## RNG
module RNG(
    input               CLK,
    input               RST,
    input               RND_IN,
    output reg [7:0]    OUT,
    output reg          WE,
    input               FULL
);
reg [7:0]           RND_DAT;
reg [2:0]           RND_SHIFT;
reg                 RND_CNT;
reg [15:0]          start;
reg                 tog;
reg                 rd;
reg                 rd_ok;
reg                 init;
reg [63:0]          l0_0;
reg [64:0]          l0_1;
reg [65:0]          l0_2;
reg [63:0]          l1_0;
reg [64:0]          l1_1;
reg [65:0]          l1_2;
reg [63:0]          l2_0;
reg [64:0]          l2_1;
reg [65:0]          l2_2;
reg [63:0]          l3_0;
reg [64:0]          l3_1;
reg [65:0]          l3_2;
reg [63:0]          l4_0;
reg [64:0]          l4_1;
reg [65:0]          l4_2;
reg [63:0]          l5_0;
reg [64:0]          l5_1;
reg [65:0]          l5_2;
reg [63:0]          l6_0;
reg [64:0]          l6_1;
reg [65:0]          l6_2;
reg [63:0]          l7_0;
reg [64:0]          l7_1;
reg [65:0]          l7_2;
reg [15:0]          i_cnt;
reg [3:0]           upd;
always @(posedge CLK)
begin
    if (!RST) begin
        rd_ok <= 0;
        i_cnt <= 0;
        init <= 0;
        upd <= 0;
        WE <= 0;
    end else begin
        if (init == 0) begin
            rd_ok <= 0;
            if (i_cnt == 208)
                init = 1;
            else if (rd == 1) begin
                rd_ok <= 1;
                i_cnt <= i_cnt + 1;
                case (i_cnt)
                    0:   l0_0[7:0]   <= RND_DAT;
                    1:   l0_0[15:8]  <= RND_DAT;
                    2:   l0_0[23:16] <= RND_DAT;
                    3:   l0_0[31:24] <= RND_DAT;
  ...
make LEC_CHECK=0 CAP_MARGIN=20 CORE_MARGIN=2 CORE_UTILIZATION=72 CTS_CLUSTER_DIAMETER=396 PLACE_DENSITY=0.36 SETUP_SLACK_MARGIN=-0.19 SLEW_MARGIN=20 finish   # period 2.07 ns
run.sh (not shown) runs the stock make flow with config.mk's settings and CLKGATE_MAP_FILE=.
The baseline completed and failed the layout checks on negative setup slack.
==> next run, changes <==
--- a/flow/config.mk
+++ b/flow/config.mk
@@ -10,4 +10,2 @@
-export CORE_UTILIZATION = 72
-export CTS_CLUSTER_DIAMETER = 396
-export PLACE_DENSITY = 0.36
-export SETUP_SLACK_MARGIN = -0.19
+export CORE_UTILIZATION = 40
+export PLACE_DENSITY = 0.6
==> flow/constraint.sdc (replaced) <==
create_clock -name core_clock -period 3.64 [get_ports {CLK}]
set_input_delay 0.7280 -clock core_clock [delete_from_list [all_inputs] [get_ports {CLK}]]
set_output_delay 0.7280 -clock core_clock [all_outputs]
set_load 0.01 [all_outputs]
=> Now the flow finished clean. Worst hold slack improves by 7.7 ps. Sequential share of layout area rises by 3.2 points. Critical path depth came out lower by 1. Non-clock buffer count fell by 321. Clock-buffer cell count climbs by 16. Setup slack gets better by 850 ps. Total power fell by 43%. Fmax goes down by 22%. Design area went down by 5.0%.
==> next run, changes <==
--- a/flow/config.mk
+++ b/flow/config.mk
@@ -10 +10 @@
-export CORE_UTILIZATION = 40
+export CORE_UTILIZATION = 60
Outcome: Setup slack loses 48 ps; final cell count shrinks by 8.8%; core utilization grows by 22 points; cell area is lower by 1.3%; wire length falls by 0.68%; total power falls by 1.4%; synthesized area stays the same; sequential power stays flat; die area is lower by 33%; fmax goes down by 1.5%.
==> next run, changes <==
--- a/flow/config.mk
+++ b/flow/config.mk
@@ -10 +10 @@
-export CORE_UTILIZATION = 60
+export CORE_UTILIZATION = 9
==> flow/constraint.sdc (replaced) <==
create_clock -name core_clock -period 5.61 [get_ports {CLK}]
set_input_delay 1.1220 -clock core_clock [delete_from_list [all_inputs] [get_ports {CLK}]]
set_output_delay 1.1220 -clock core_clock [all_outputs]
set_load 0.01 [all_outputs]
Worst hold slack degrades by 3.9 ps.
Utilization drops by 56 points.
Wire length climbs slightly.
Cell count climbs by well over a third.
Non-clock buffer count drops by 100.
Via count drops slightly.
Power drops by a quarter to a third.
Die size climbs to 6.6 times its value.
Register-to-register slack improves by 1500 ps.
Setup slack improves by 1500 ps.
==> next run, changes <==
--- a/flow/config.mk
+++ b/flow/config.mk
@@ -8 +8 @@
-export CAP_MARGIN = 20
+export CAP_MARGIN = 10
@@ -10 +10 @@
-export CORE_UTILIZATION = 9
+export CORE_UTILIZATION = 40
==> flow/constraint.sdc (replaced) <==
create_clock -name core_clock -period 2.16 [get_ports {CLK}]
set_input_delay 0.4320 -clock core_clock [delete_from_list [all_inputs] [get_ports {CLK}]]
set_output_delay 0.4320 -clock core_clock [all_outputs]
set_load 0.01 [all_outputs]
=> With this change the flow finished with negative setup slack left. Synthesized area is unchanged. Final area falls by 3.6%. Routed wire length rises by 2.4%. Via count rises by 3.0%. Count of clock-buffer cells in the layout falls by 13.

========
RNG again, from the RTL that the note above started with.
make LEC_CHECK=0 CAP_MARGIN=15 CORE_ASPECT_RATIO=0.71 CORE_MARGIN=2 CORE_UTILIZATION=72 CTS_CLUSTER_DIAMETER=90 PLACE_DENSITY=0.6 SETUP_SLACK_MARGIN=-0.19 SLEW_MARGIN=40 finish   # period 2.02 ns
The first run finished with negative setup slack left.
==> next run, changes <==
ABC_AREA = 1   (was not set)
CTS_CLUSTER_DIAMETER = 370   (was 90)
CTS_CLUSTER_SIZE = 14   (was not set)
GPL_ROUTABILITY_DRIVEN = 0   (was not set)
PLACE_DENSITY = not set   (was 0.6)
PLACE_DENSITY_LB_ADDON = 0.06   (was not set)
SETUP_SLACK_MARGIN = 0.58   (was -0.19)
SLEW_MARGIN = 20   (was 40)
The new run completed, yet does not pass: negative setup slack.
Cell area is lower slightly.
Maximum frequency increases by roughly a tenth.
Power went down by a few percent.
Synthesized cell count rises by a few percent.
Sequential power climbs slightly.
Clock power falls by about a fifth.

========
RNG again, from the RTL that the note above started with.
export LEC_CHECK = 0
export CAP_MARGIN = 20
export CELL_PAD_IN_SITES_GLOBAL_PLACEMENT = 1
export CORE_MARGIN = 7
export CORE_UTILIZATION = 40
export CTS_CLUSTER_DIAMETER = 69
export GPL_ROUTABILITY_DRIVEN = 1
export HOLD_SLACK_MARGIN = 0.26
export SLEW_MARGIN = 20
create_clock -name core_clock -period 3.12 [get_ports {CLK}]
Change:
- CELL_PAD_IN_SITES_GLOBAL_PLACEMENT: 1 -> not set
- CORE_MARGIN: 7 -> 2
- CORE_UTILIZATION: 40 -> 72
- CTS_CLUSTER_DIAMETER: 69 -> not set
- GPL_ROUTABILITY_DRIVEN: 1 -> not set
- HOLD_SLACK_MARGIN: 0.26 -> not set
- PLACE_DENSITY: not set -> 0.36
- SETUP_SLACK_MARGIN: not set -> 0.61
- clock period: 3.12 -> 2.07 ns (I/O delays scaled with it)
With this change the flow finished with setup timing left. Setup slack gets worse by 0.64 ns. Design area is higher by 3.8%. Via count climbs by 8.6%. Die area is lower by 47%. Non-clock buffer count went up by 267. Synthesized cell count does not change.
Change:
- CORE_UTILIZATION: 72 -> 70
- PLACE_DENSITY: 0.36 -> not set
- SETUP_SLACK_MARGIN: 0.61 -> not set
- clock period: 2.07 -> 2.1 ns (I/O delays scaled with it)
Result:
- The changed run finished with setup timing left
- cell area stays flat
- sequential cell count is unchanged
- utilization falls by 2.8 points
- die area rises by a few percent

========
RNG again, from the RTL that the note above started with.
Settings: LEC_CHECK=0, CAP_MARGIN=20, CORE_MARGIN=2, CORE_UTILIZATION=65, CTS_CLUSTER_DIAMETER=32, PLACE_DENSITY=0.6, SETUP_SLACK_MARGIN=0.37, SLEW_MARGIN=20, TNS_END_PERCENT=5; clock period 2.17 ns.
The first run produced a layout that fails on negative setup slack.
Edit:
--- a/flow/config.mk
+++ b/flow/config.mk
@@ -10,4 +10 @@
-export CORE_UTILIZATION = 65
-export CTS_CLUSTER_DIAMETER = 32
-export PLACE_DENSITY = 0.6
-export SETUP_SLACK_MARGIN = 0.37
+export CORE_UTILIZATION = 58
@@ -15 +11,0 @@
-export TNS_END_PERCENT = 5
==> flow/constraint.sdc (replaced) <==
create_clock -name core_clock -period 2.65 [get_ports {CLK}]
set_input_delay 0.5300 -clock core_clock [delete_from_list [all_inputs] [get_ports {CLK}]]
set_output_delay 0.5300 -clock core_clock [all_outputs]
set_load 0.01 [all_outputs]
=>
- With this change the flow passed the timing, DRC and antenna checks
- synthesized area does not change
- count of clock-buffer cells in the layout came out lower by 110
- critical path depth does not change
- synthesized cell count is unchanged
- cell area goes down by a little under a tenth
- worst hold slack gets worse by 0.021 ns
Edit:
--- a/flow/config.mk
+++ b/flow/config.mk
@@ -10 +10,3 @@
-export CORE_UTILIZATION = 58
+export CORE_UTILIZATION = 67
+export CTS_CLUSTER_DIAMETER = 32
+export PLACE_DENSITY = 0.6
==> flow/constraint.sdc (replaced) <==
create_clock -name core_clock -period 2.17 [get_ports {CLK}]
set_input_delay 0.4340 -clock core_clock [delete_from_list [all_inputs] [get_ports {CLK}]]
set_output_delay 0.4340 -clock core_clock [all_outputs]
set_load 0.01 [all_outputs]
This time the run reached the layout checks and failed them: negative setup slack.
Via count climbs by a few percent.
First-iteration DRC count grows by a quarter to a third.
Area after synthesis does not change.
Clock-buffer cell count went up by 107.
Edit:
--- a/flow/config.mk
+++ b/flow/config.mk
@@ -11,0 +12 @@
+export HOLD_SLACK_MARGIN = 0.3
@@ -12,0 +14 @@
+export SETUP_SLACK_MARGIN = -0.14
==> flow/constraint.sdc (replaced) <==
create_clock -name core_clock -period 1.82 [get_ports {CLK}]
set_input_delay 0.3640 -clock core_clock [delete_from_list [all_inputs] [get_ports {CLK}]]
set_output_delay 0.3640 -clock core_clock [all_outputs]
set_load 0.01 [all_outputs]
Outcome: The changed run finished with negative setup slack left. Final area goes up by 1.3%. Die area stays the same. First-iteration DRC count goes up by 2.2%. Routed wire length rises by 3.0%. Final cell count rises by 1.6%. Power increases by 21%. Worst setup slack loses 0.35 ns. Clock skew rose by 0.015 ns. Sequential power goes up by 19%. Area after synthesis is unchanged. Core utilization increases by 1.1 points.
Power figures rest on the tool's default switching activity, not on a simulated workload.
